==> trial 40: inputs <==
==> flow/design.v <==
module division(input clk, input rst, input start, input [31:0] dividendo, divisor,
                output [31:0] cociente, residuo, output done);
reg [31:0] shift_register;
reg [31:0] pre_divisor;
reg [31:0] cont;
reg idle;                       
reg done_r;                     
reg [15:0] resta, pre_cocido, res, cocido;
always @ (posedge clk) begin
  done_r <= 1'b0;
  if (rst) begin
    idle = 1'b1;
  end else if (idle) begin
    if (start) begin
      cont = 32'b0;
      shift_register = {8'b0, dividendo[15:0]};
      pre_cocido = 16'b0;
      pre_divisor = divisor;
      shift_register = shift_register << 1;
      cont = cont + 1'b1;
      idle = 1'b0;
    end
  end else begin
    if (cont < 5'd17) begin
      if (shift_register[31:16] < pre_divisor[15:0]) begin
        pre_cocido = pre_cocido << 1;
      end else begin
        resta = shift_register[31:16] - pre_divisor[15:0];
        pre_cocido = pre_cocido << 1;
        pre_cocido[0] = 1'b1;
        shift_register[31:16] = resta;
      end
      shift_register = shift_register << 1;
      cont = cont + 1'b1;
    end else begin
      cocido = pre_cocido;
      res = shift_register[31:16]>>1;
      idle = 1'b1;
      done_r <= 1'b1;
    end
  end
end
assign cociente = {16'b0, cocido};
assign residuo = {16'b0, res};
assign done = done_r;
endmodule
==> flow/run.sh <==
#!/bin/bash
# the make line also repeats each setting of config.mk as NAME=value (left out here)
make -C /OpenROAD-flow-scripts/flow DESIGN_CONFIG=/design/flow/config.mk WORK_HOME=/design/flow/orfs CLKGATE_MAP_FILE= finish
==> flow/config.mk <==
export PLATFORM = sky130hd
export DESIGN_NAME = division
export DESIGN_NICKNAME = division
export VERILOG_FILES = /design/flow/design.v
export SDC_FILE = /design/flow/constraint.sdc
export NUM_CORES = 4
export LEC_CHECK = 0
export ABC_AREA = 1
export CAP_MARGIN = 20
export CORE_MARGIN = 2
export CORE_UTILIZATION = 40
export CTS_CLUSTER_DIAMETER = 95
export GPL_TIMING_DRIVEN = 0
export SETUP_SLACK_MARGIN = 0.04
export SLEW_MARGIN = 20
==> flow/constraint.sdc <==
create_clock -name core_clock -period 2.94 [get_ports {clk}]
set_input_delay 0.5880 -clock core_clock [delete_from_list [all_inputs] [get_ports {clk}]]
set_output_delay 0.5880 -clock core_clock [all_outputs]
set_load 0.01 [all_outputs]
==> build 19 (differences from trial 40) <==
Settings changed: ABC_AREA 1 to default, CTS_CLUSTER_DIAMETER 95 to default, GPL_TIMING_DRIVEN 0 to default, PLACE_DENSITY from default to 0.6, SETUP_SLACK_MARGIN 0.04 to default.
==> flow/constraint.sdc (replaced) <==
create_clock -name core_clock -period 4.42 [get_ports {clk}]
set_input_delay 0.8840 -clock core_clock [delete_from_list [all_inputs] [get_ports {clk}]]
set_output_delay 0.8840 -clock core_clock [all_outputs]
set_load 0.01 [all_outputs]
==> build 47 (differences from trial 40) <==
Settings changed: ABC_AREA 1 to default, CORE_UTILIZATION 40 to 72, CTS_CLUSTER_DIAMETER 95 to default, CTS_CLUSTER_SIZE from default to 14, GPL_TIMING_DRIVEN 0 to default, PLACE_DENSITY from default to 0.95, SETUP_SLACK_MARGIN 0.04 to -0.19.
==> flow/constraint.sdc (replaced) <==
create_clock -name core_clock -period 2.46 [get_ports {clk}]
set_input_delay 0.4920 -clock core_clock [delete_from_list [all_inputs] [get_ports {clk}]]
set_output_delay 0.4920 -clock core_clock [all_outputs]
set_load 0.01 [all_outputs]
==> results <==
quantity                                                             build 47  trial 40  build 19
Outcome                                                       failed layout checks  timing/DRC/antenna clean  timing/DRC/antenna clean
Reasons for failing layout checks                                setup timing         -         -
Transition time at the pin with the least slew margin                0.517 ns  0.623 ns  0.914 ns
Initial Utilization                                                     75.2%     40.9%     41.0%
Tapcells inserted                                                         105       225       188
Synthesized-area fraction occupied by adder cells                       3.93%     3.47%     3.93%
Sequential cell fraction of total power                                 45.1%     44.4%     49.9%
Critical path data arrival time                                       3.01 ns   2.54 ns   3.23 ns
Share of the cycle needed by the critical path after routing             111%     84.4%     70.1%
Number of cells in Yosys stat                                             482       767       482
Total routed wirelength                                              17600 um  14500 um  11200 um
Library cell with the highest instance count after synthesis         edfxtp_1   nand2_1  edfxtp_1
Register-to-register setup slack                                     -0.28 ns   0.46 ns   1.32 ns
Final-layout worst hold slack                                        0.450 ns  0.424 ns  0.421 ns

==> build 92 <==
RTL: the design.v shown in full above, as it stands there.
Settings: LEC_CHECK=0, ABC_AREA=1, CAP_MARGIN=20, CORE_MARGIN=2, CORE_UTILIZATION=72, CTS_CLUSTER_DIAMETER=237, CTS_CLUSTER_SIZE=10, PLACE_DENSITY=0.6, SETUP_SLACK_MARGIN=0.33, SLEW_MARGIN=20; clock period 2.55 ns.
run.sh (not shown) runs the stock make flow with config.mk's settings and CLKGATE_MAP_FILE=.
==> trial 77: changes against build 92 <==
==> flow/config.mk (replaced) <==
export PLATFORM = sky130hd
export DESIGN_NAME = division
export DESIGN_NICKNAME = division
export VERILOG_FILES = /design/flow/design.v
export SDC_FILE = /design/flow/constraint.sdc
export NUM_CORES = 4
export LEC_CHECK = 0
export CAP_MARGIN = 20
export CORE_MARGIN = 2
export CORE_UTILIZATION = 72
export CTS_CLUSTER_SIZE = 39
export SETUP_SLACK_MARGIN = -0.05
export SLEW_MARGIN = 20
==> flow/constraint.sdc (replaced) <==
create_clock -name core_clock -period 2.46 [get_ports {clk}]
set_input_delay 0.4920 -clock core_clock [delete_from_list [all_inputs] [get_ports {clk}]]
set_output_delay 0.4920 -clock core_clock [all_outputs]
set_load 0.01 [all_outputs]
==> build 43: changes against build 92 <==
==> flow/config.mk (replaced) <==
export PLATFORM = sky130hd
export DESIGN_NAME = division
export DESIGN_NICKNAME = division
export VERILOG_FILES = /design/flow/design.v
export SDC_FILE = /design/flow/constraint.sdc
export NUM_CORES = 4
export LEC_CHECK = 0
export CAP_MARGIN = 20
export CORE_MARGIN = 2
export CORE_UTILIZATION = 66
export SETUP_SLACK_MARGIN = -0.19
export SLEW_MARGIN = 20
==> flow/constraint.sdc (replaced) <==
create_clock -name core_clock -period 2.46 [get_ports {clk}]
set_input_delay 0.4920 -clock core_clock [delete_from_list [all_inputs] [get_ports {clk}]]
set_output_delay 0.4920 -clock core_clock [all_outputs]
set_load 0.01 [all_outputs]
==> summary of the runs <==
- Against build 92, the fmax of build 43 is smaller by 3.1%.
- In trial 77 the power is higher than in build 92, by about 2.5%.
- Trial 77 finished but failed the layout checks on negative setup slack. Build 92 went through all stages and came out clean. Build 43 finished but failed the layout checks on negative setup slack.
- Register-to-register slack, highest first: build 92, build 43, trial 77.
- Setup slack, lowest first: trial 77, build 43, build 92.
- The lowest clock-buffer cell count belongs to build 92, the highest to trial 77.
- Flip-flop count is the same in build 92 and trial 77.
- Via count, highest first: build 92, trial 77, build 43.
- Against build 43, the combinational power of trial 77 is higher by 7.9%.
- The lowest core utilization belongs to build 43, the highest to trial 77.
- In synthesized area, trial 77 and build 43 do not differ.
- Non-clock buffer count: build 92 is lower than build 43 (12).

==> v10 <==
RTL: the design.v shown in full above, as it stands there.
export LEC_CHECK = 0
export CAP_MARGIN = 20
export CORE_MARGIN = 2
export CORE_UTILIZATION = 66
export CTS_CLUSTER_SIZE = 41
export SETUP_SLACK_MARGIN = 0.73
export SLEW_MARGIN = 20
create_clock -name core_clock -period 2.46 [get_ports {clk}]
==> v16: changes against v10 <==
- ABC_AREA: default -> 1
- CORE_UTILIZATION: 66 -> 72
- CTS_CLUSTER_DIAMETER: default -> 193
- CTS_CLUSTER_SIZE: 41 -> 10
- PLACE_DENSITY: default -> 0.6
- SETUP_SLACK_MARGIN: 0.73 -> -0.22
==> v34: changes against v10 <==
- CORE_UTILIZATION: 66 -> 40
- CTS_CLUSTER_SIZE: 41 -> default
- PLACE_DENSITY: default -> 0.6
- SETUP_SLACK_MARGIN: 0.73 -> default
==> flow/constraint.sdc (replaced) <==
create_clock -name core_clock -period 10.0 [get_ports {clk}]
set_input_delay 2.0000 -clock core_clock [delete_from_list [all_inputs] [get_ports {clk}]]
set_output_delay 2.0000 -clock core_clock [all_outputs]
set_load 0.01 [all_outputs]
==> qor summary <==
item                                                                     v34                     v10                 v16
Internal Power                                                       1.06 mW                       -             4.25 mW
Area added between synthesis and finish                                20.9%                       -               19.1%
Leakage                                                              2.70 nW                       -             3.59 nW
Die x size                                                            129 um                  101 um              103 um
Worst R2R Setup Slack                                                6.81 ns                       -             0.17 ns
Post-Syn Instances                                                       482                     482                 767
Floorplan row count                                                       45                      35                  36
Post-place setup slack                                               5.11 ns               0.0275 ns            0.197 ns
Run status                                                    finished clean  stopped before the end      finished clean
Stage where the flow stopped                                               -          global routing                   -
Hold endpoint                                                     cocido[15]                       -          cocido[15]
DIE AREA                                                          0.0166 mm2              0.0102 mm2          0.0106 mm2
Longest individual stage delay on the worst path                     0.84 ns                       -             0.41 ns
Share of cell area taken by muxes after synthesis                      4.95%                   4.95%                  0%
CP Capture Point                                                    cont[16]                       -  shift_register[23]
First-pass iteration count of the detailed router                          4                       -                   5
TAP cells                                                                188                       -                 133
Critical path data required time                                    10.03 ns                       -             2.73 ns
Post-synth top area share                                              60.6%                   60.6%               53.5%
Total count of max-transition violations in the final report               0                       -                   0
Post-Route M1 WL                                                     4800 um                       -             6410 um
Average wire per standard cell                                       14.4 um                       -             16.0 um
Part of the power in the clock network                                 45.3%                       -               44.3%

==> inputs of job 1019 <==
// division: RTL as listed in full above, without the edits since
Settings: LEC_CHECK=0, CAP_MARGIN=20, CELL_PAD_IN_SITES_GLOBAL_PLACEMENT=2, CORE_ASPECT_RATIO=0.7, CORE_MARGIN=3, CORE_UTILIZATION=60, GPL_ROUTABILITY_DRIVEN=0, MIN_ROUTING_LAYER=met1, SETUP_SLACK_MARGIN=0.95, SLEW_MARGIN=35; clock period 3.25 ns.
==> job 7809 (differences from job 1019) <==
Settings changed: CELL_PAD_IN_SITES_GLOBAL_PLACEMENT 2 to default, CORE_ASPECT_RATIO 0.7 to default, CORE_MARGIN 3 to 2, CORE_UTILIZATION 60 to 69, CTS_CLUSTER_SIZE from default to 40, GPL_ROUTABILITY_DRIVEN 0 to default, MIN_ROUTING_LAYER met1 to default, SETUP_SLACK_MARGIN 0.95 to 0.73, SLEW_MARGIN 35 to 20.
==> flow/constraint.sdc (replaced) <==
create_clock -name core_clock -period 2.46 [get_ports {clk}]
set_input_delay 0.4920 -clock core_clock [delete_from_list [all_inputs] [get_ports {clk}]]
set_output_delay 0.4920 -clock core_clock [all_outputs]
set_load 0.01 [all_outputs]
==> comparison table <==
quantity                                                                             job 7809                   job 1019
Run status                                                             stopped before the end     stopped before the end
Last stage reached                                                       clock tree synthesis           global placement
Die X                                                                            99.1 microns                128 microns
Number of enable flip-flop cells                                                          126                        126
Area of the synthesized netlist per yosys stat                                  0.00624 sq mm              0.00624 sq mm
Synth warnings                                                                              1                          1
DIE HEIGHT                                                                       99.1 microns               91.3 microns
Total cells reported by yosys after synthesis                                             482                        482
Flops out of synthesis                                                                    128                        128
Portion of synthesized cell area occupied by the leading cell type                      60.6%                      60.6%
Placeable core region                                                           0.00876 sq mm              0.00991 sq mm
Adder and majority cell fraction of the synthesized area                                3.93%                      3.93%
Post-synthesis cell type with the largest combined area             sky130_fd_sc_hd__edfxtp_1  sky130_fd_sc_hd__edfxtp_1
Per-instance average area after synthesis                                          12.9 sq um                 12.9 sq um
Instance count of the mapped netlist                                                      482                        482
Count of cell types in the netlist                                                         55                         55
Chip area                                                                       0.00982 sq mm               0.0117 sq mm
Mux area share                                                                          4.95%                      4.95%
XOR/XNOR Fraction of Synth Area                                                         5.48%                      5.48%
Total I/O pin count                                                                       132                        132
Sequential cell area fraction in the yosys report                                       61.3%                      61.3%
Initial core utilization                                                                71.2%                      63.0%
Complex Gates by Area                                                                   4.91%                      4.91%
Number of rows in the core area                                                            34                         30
Most numerous cell in the Yosys netlist                             sky130_fd_sc_hd__edfxtp_1  sky130_fd_sc_hd__edfxtp_1
Top flip-flop cell by instance count after synthesis                sky130_fd_sc_hd__edfxtp_1  sky130_fd_sc_hd__edfxtp_1
Total standard cell area after synthesis                                        0.00624 sq mm              0.00624 sq mm
Power figures rest on the tool's default switching activity, not on a simulated workload.
